build 39:
// ram_single_port
module ram_single_port(
    input clk,
    input write_en,
    input reset,
    input [6:0] addr,
    input [7:0] data_in,
    output reg [7:0] data_out    
);
integer i;
reg [7:0] memory [63:0];
reg [7:0] temp;
reg [7:0] op_buff;
always@(posedge clk) 
begin
    if (reset == 1'b1)
    begin
        for (i=0;i<64;i=i+1) 
            memory[i] <= 8'h00;
        temp<=8'h00;
    end
    else
    begin
        if (write_en == 1)
        begin
            temp <= data_in;
            memory[addr[5:0]] <= data_in;
        end
        else
        begin
            temp <= memory[addr[5:0]];
            data_out <= memory[addr[5:0]];
        end
    end  
end
endmodule
Size in the first run: roughly 0.024 sq mm of cells after synthesis.
clock: 2.71 ns
lec_check: 0
cap_margin: 35
core_margin: 2
core_utilization: 70
cts_cluster_diameter: 382
cts_cluster_size: 18
place_density_lb_addon: 0.0
setup_slack_margin: 0.79
slew_margin: 20
run.sh (not shown) runs the stock make flow with config.mk's settings and CLKGATE_MAP_FILE=.
For build 90, these inputs were changed with respect to build 39:
Settings: CTS_CLUSTER_DIAMETER: 382 -> unset; PLACE_DENSITY_LB_ADDON: 0.0 -> unset; CORE_UTILIZATION: 70 -> 45; CTS_CLUSTER_SIZE: 18 -> unset; CAP_MARGIN: 35 -> 20; SETUP_SLACK_MARGIN: 0.79 -> 0.03; the clock period (ns, I/O delays scaled along): 2.71 -> 3.6.
==> results <==
Run comparison: build 39 worst setup path startpoint addr[1]; build 90 worst setup path startpoint addr[5]
Build 90 against build 39: number of rows in the core area now larger; antenna diode count decreased 1; final cell count without fillers has increased.
#### Input delta (build 42 over build 90)
Settings: putting CTS_CLUSTER_SIZE at 98 where nothing was set; putting ABC_AREA at 1 where nothing was set; clearing SETUP_SLACK_MARGIN, which used to be 0.03; swapping 45 for 69 in CORE_UTILIZATION; swapping 3.6 for 6.68 in the clock period (ns, I/O delays scaled along).
Findings:
Per the comparison of build 42 with build 90, multi-input logic area up 1.8%; core footprint down about 34%; number of inverters outside the clock class in the layout up 26. Summary: power after layout, build 42 better than build 90. Of build 90 and build 42, build 90 shows the higher insertion delay at the late pin of the worst-skew pair, with build 42 below it. Build 90 has lower total routing usage reported by global routing than build 42.
The inputs of build 94 differ from those of build 42 as listed below.
Settings: CORE_UTILIZATION: 69 -> 35; CTS_CLUSTER_SIZE: 98 -> unset; ABC_AREA: 1 -> unset; the clock period (ns, I/O delays scaled along): 6.68 -> 3.6.
[summary]
Build 94 vs build 42, critical-path cell with the highest stage delay: sky130_fd_sc_hd__nor2_1 vs sky130_fd_sc_hd__nor3_4
Comparing build 94 and build 42, the lower number of distinct library cells after synthesis is on build 42.
Wire length up about 14% in build 94 wrt build 42
Cell depth of the worst flop-to-flop path, build 94 and build 42, higher one = build 42.
Build 42 completed end to end with timing, DRC and antenna clean.
Build 94 ran to completion and came out clean on the timing, design-rule and antenna checks.
Build 94 ended up with a lower sequential share of layout area than build 42 did.
Utilization (higher): build 42
When the final numbers for build 94 and build 42 were put side by side, the total internal power turned out to be greater in build 94.
Compared with build 42, build 94 shows yosys-reported design area after synthesis that has gone down slightly.
When build 94 is measured against build 42, its total die size turns out 93% higher.
As far as number of flip-flops and latches goes, build 42 and build 94 are indistinguishable; the numbers are identical.
In the tables for build 94 and build 42, final total power reads lower with build 42.
Taking build 42 as the reference point, the width of the chip of build 94 rises by 39%.
--- input diff build 94..build 53 ---
Settings: setting SETUP_SLACK_MARGIN to 0.61 for the first time; setting PLACE_DENSITY_LB_ADDON to 0.27 for the first time; setting CTS_CLUSTER_SIZE to 35 for the first time; changing CORE_UTILIZATION from 35 to 72; changing CAP_MARGIN from 20 to 15; changing the clock period (ns, I/O delays scaled along) from 3.6 to 2.07.
### Flow results
Status build 53: flow complete, layout not clean - setup timing
Between build 94 and build 53, the wire length is higher for build 53.
Total die size was higher in the run labelled build 94.
[compare] base=build 94 new=build 53: worst hold slack down 0.31 ns, sequential cell area flat.
The fraction of met1 tracks used by global routing of build 53 is higher than that of build 94.
Build 94 has lower first-pass detailed-route iteration total than build 53.
Global-route wire length before repair delta for build 53 relative to build 94: 18% higher
Comparing build 94 and build 53, first-iteration DRC count is lower on build 94.
Critical path launch point = memory[62][6]: build 53; critical path launch point = addr[2]: build 94


ram_single_port again, from the RTL that the note above started with.
Settings: LEC_CHECK=0, ABC_AREA=0, CAP_MARGIN=25, CELL_PAD_IN_SITES_GLOBAL_PLACEMENT=0, CORE_MARGIN=2, CORE_UTILIZATION=72, CTS_CLUSTER_DIAMETER=394, MAX_ROUTING_LAYER=met4, MIN_ROUTING_LAYER=met1, PLACE_DENSITY=0.37, SETUP_SLACK_MARGIN=-0.19, SLEW_MARGIN=10; clock period 2.0 ns.
The starting point finished but fails on setup timing.
Change:
- ABC_AREA: 0 -> 1
- CORE_ASPECT_RATIO: default -> 0.88
- CORE_UTILIZATION: 72 -> 57
- CTS_CLUSTER_DIAMETER: 394 -> 380
- PLACE_DENSITY: 0.37 -> default
- SETUP_SLACK_MARGIN: -0.19 -> 0.77
- clock period: 2.0 -> 6.14 ns (I/O delays scaled with it)
Outcome:
- This time the run finished clean
- cell area came out lower by a few percent
- hold slack improves by 0.36 ns
- setup slack improves by 2.7 ns
- power came out lower by well over a third
- routed wire length came out lower by about a fifth
- synthesized cell count came out higher by well over a third
- register-to-register slack improves by 4.6 ns
- non-clock buffer count came out lower by 242


ram_single_port again, from the RTL that the note above started with.
==> flow/config.mk <==
export PLATFORM = sky130hd
export DESIGN_NAME = ram_single_port
export DESIGN_NICKNAME = ram_single_port
export VERILOG_FILES = /design/flow/design.v
export SDC_FILE = /design/flow/constraint.sdc
export NUM_CORES = 4
export LEC_CHECK = 0
export ABC_AREA = 1
export CAP_MARGIN = 0
export CORE_ASPECT_RATIO = 0.7
export CORE_MARGIN = 2
export CORE_UTILIZATION = 72
export CTS_CLUSTER_DIAMETER = 233
export CTS_CLUSTER_SIZE = 10
export HOLD_SLACK_MARGIN = 0.27
export SETUP_SLACK_MARGIN = 0.6
export SLEW_MARGIN = 20
export TNS_END_PERCENT = 10
==> flow/constraint.sdc <==
create_clock -name core_clock -period 2.0 [get_ports {clk}]
set_input_delay 0.4000 -clock core_clock [delete_from_list [all_inputs] [get_ports {clk}]]
set_output_delay 0.4000 -clock core_clock [all_outputs]
set_load 0.01 [all_outputs]
The starting point completed with no timing, DRC or antenna violations.
Next try:
- ABC_AREA: 1 -> not set
- CAP_MARGIN: 0 -> 15
- CORE_ASPECT_RATIO: 0.7 -> not set
- CTS_CLUSTER_DIAMETER: 233 -> not set
- CTS_CLUSTER_SIZE: 10 -> 35
- HOLD_SLACK_MARGIN: 0.27 -> not set
- PLACE_DENSITY: not set -> 0.38
- TNS_END_PERCENT: 10 -> not set
- clock period: 2.0 -> 2.07 ns (I/O delays scaled with it)
- The changed run ran to the end with violations: negative setup slack
- clock skew hardly moves
- total power increases slightly
- critical path depth goes up by 5
Next try:
- CAP_MARGIN: 15 -> 20
- CTS_CLUSTER_DIAMETER: not set -> 366
- CTS_CLUSTER_SIZE: 35 -> 14
- PLACE_DENSITY: 0.38 -> not set
- PLACE_DENSITY_LB_ADDON: not set -> 0.26
- SETUP_SLACK_MARGIN: 0.6 -> -0.2
- clock period: 2.07 -> 2.0 ns (I/O delays scaled with it)
After rerunning: The changed run produced a layout that fails on negative setup slack; via count fell by 8.6%; area after synthesis does not change; final area fell by 8.4%; register-to-register slack got worse by 0.14 ns; cell count fell by 3.8%.
Next try:
- ABC_AREA: not set -> 0
- CAP_MARGIN: 20 -> 25
- CELL_PAD_IN_SITES_GLOBAL_PLACEMENT: not set -> 0
- CTS_CLUSTER_DIAMETER: 366 -> 27
- CTS_CLUSTER_SIZE: 14 -> 74
- MAX_ROUTING_LAYER: not set -> met4
- MIN_ROUTING_LAYER: not set -> met1
- PLACE_DENSITY: not set -> 0.35
- PLACE_DENSITY_LB_ADDON: 0.26 -> not set
- SETUP_SLACK_MARGIN: -0.2 -> -0.19
- SLEW_MARGIN: 20 -> 10
- The changed run finished but failed the layout checks on negative setup slack
- die area stays the same
- utilization is higher by 7.8 points
- area after synthesis does not change
- routed wire length came out higher by 18%
- maximum frequency decreases by 11%
- first-iteration DRC count increases by 48%
- total power came out higher by 47%
Next try:
- CTS_CLUSTER_SIZE: 74 -> 15
- PLACE_DENSITY: 0.35 -> not set
- PLACE_DENSITY_LB_ADDON: not set -> 0.27
- SETUP_SLACK_MARGIN: -0.19 -> 0.46
Result: The new run failed in global routing on GRT-0232. Die area is unchanged. Synthesized area is unchanged. Synthesized cell count does not change.


Setup of try-tundra:
The RTL this note starts from:
==> flow/design.v <==
`timescale 1ns/1ps
module ram_single_port(
    input clk,
    input write_en,
    input reset,
    input [6:0] addr,
    input [7:0] data_in,
    output reg [7:0] data_out    
);
integer i;
reg [7:0] memory [63:0];
reg [7:0] temp;
reg [7:0] op_buff;
always@(posedge clk) 
begin
    if (reset == 1'b1)
    begin
        for (i=0;i<64;i=i+1) 
            memory[i] <= 8'h00;
        temp<=8'h00;
    end
    else
    begin
        if (write_en == 1)
        begin
            temp <= data_in;
            memory[addr[5:0]] <= data_in;
        end
        else
        begin
            temp <= memory[addr[5:0]];
            data_out <= memory[addr[5:0]];
        end
    end  
end
endmodule
make LEC_CHECK=0 CAP_MARGIN=35 CORE_ASPECT_RATIO=0.59 CORE_MARGIN=2 CORE_UTILIZATION=48 GPL_TIMING_DRIVEN=0 PLACE_DENSITY_LB_ADDON=0.08 SETUP_SLACK_MARGIN=0.2 SLEW_MARGIN=20 TNS_END_PERCENT=50 finish   # period 3.19 ns
try-tundra had finished all stages when the layout checks came back failing, citing setup timing.
The following lists how try-fjord was set up differently from try-tundra:
==> flow/config.mk <==
export PLATFORM = sky130hd
export DESIGN_NAME = ram_single_port
export DESIGN_NICKNAME = ram_single_port
export VERILOG_FILES = /design/flow/design.v
export SDC_FILE = /design/flow/constraint.sdc
export NUM_CORES = 4
export LEC_CHECK = 0
export CAP_MARGIN = 20
export CORE_MARGIN = 2
export CORE_UTILIZATION = 70
export PLACE_DENSITY_LB_ADDON = 0.0
export SETUP_SLACK_MARGIN = 0.79
export SLEW_MARGIN = 20
==> flow/constraint.sdc <==
create_clock -name core_clock -period 2.71 [get_ports {clk}]
set_input_delay 0.5420 -clock core_clock [delete_from_list [all_inputs] [get_ports {clk}]]
set_output_delay 0.5420 -clock core_clock [all_outputs]
set_load 0.01 [all_outputs]
### Flow results
- try-fjord | status: complete | timing, DRC, antenna: pass
- try-tundra → try-fjord: final area moved up, routed wire length per instance moved down, worst hold path stage count moved up, number of instances in the synthesized netlist level, portion of the clock cycle consumed by the worst path in the final layout moved down.
- try-tundra → try-fjord: die area -16000 um^2; global-route usage over all layers +1.9 points.
- Looking at wire length of the first global-routing pass, try-fjord sits 32000 um below try-tundra.
- Going from try-tundra to try-fjord, final cell count without fillers shrank by a few percent.
- Setup TNS after final layout delta for try-fjord relative to try-tundra: 0.013 ns higher
What try-violet does differently from try-fjord at the input level:
diff --git a/flow/config.mk b/flow/config.mk
--- a/flow/config.mk
+++ b/flow/config.mk
@@ -10,3 +10 @@
-export CORE_UTILIZATION = 70
-export PLACE_DENSITY_LB_ADDON = 0.0
-export SETUP_SLACK_MARGIN = 0.79
+export CORE_UTILIZATION = 45
==> flow/constraint.sdc <==
create_clock -name core_clock -period 5.0 [get_ports {clk}]
set_input_delay 1.0000 -clock core_clock [delete_from_list [all_inputs] [get_ports {clk}]]
set_output_delay 1.0000 -clock core_clock [all_outputs]
set_load 0.01 [all_outputs]
--- outcome ---
try-violet: done, clean on timing, DRC and antenna. Sort try-violet and try-fjord by final core utilization desc -> top: try-fjord. Comparing try-violet and try-fjord, the lower clock buffer count is on try-fjord. Diff try-fjord -> try-violet | detailed-router iteration count before antenna repair | decrease of 1. try-violet — slew at the pin with the worst max-slew slack 0.42 ns higher, try-fjord as reference. try-violet: non-clock buffer count lower than try-fjord. On design area: try-violet sits below try-fjord.
Here is what was changed in the inputs of try-delta compared with try-violet.
diff --git a/flow/config.mk b/flow/config.mk
--- a/flow/config.mk
+++ b/flow/config.mk
@@ -8 +8 @@
-export CAP_MARGIN = 20
+export CAP_MARGIN = 15
@@ -10 +10,5 @@
-export CORE_UTILIZATION = 45
+export CORE_UTILIZATION = 72
+export CTS_CLUSTER_DIAMETER = 27
+export CTS_CLUSTER_SIZE = 35
+export PLACE_DENSITY = 0.38
+export SETUP_SLACK_MARGIN = 0.61
==> flow/constraint.sdc <==
create_clock -name core_clock -period 2.07 [get_ports {clk}]
set_input_delay 0.4140 -clock core_clock [delete_from_list [all_inputs] [get_ports {clk}]]
set_output_delay 0.4140 -clock core_clock [all_outputs]
set_load 0.01 [all_outputs]
Results
- The flow ended early for try-delta: it failed with a tool error in global routing (5_1_grt).
- The final reports for try-delta and try-violet show placement-stage cell area higher in the former.
- Diff try-violet and try-delta: area enclosed by the die boundary higher in try-violet
- Number of post-CTS setup repair buffers, try-violet and try-delta: lower on try-violet
- try-violet → try-delta: setup slack after placement decreased by 1.73 ns relative to the old numbers, clock buffer count from CTS increased by 94% relative to the old numbers.
No activity file was given, so power comes from the tool's default toggle rates.
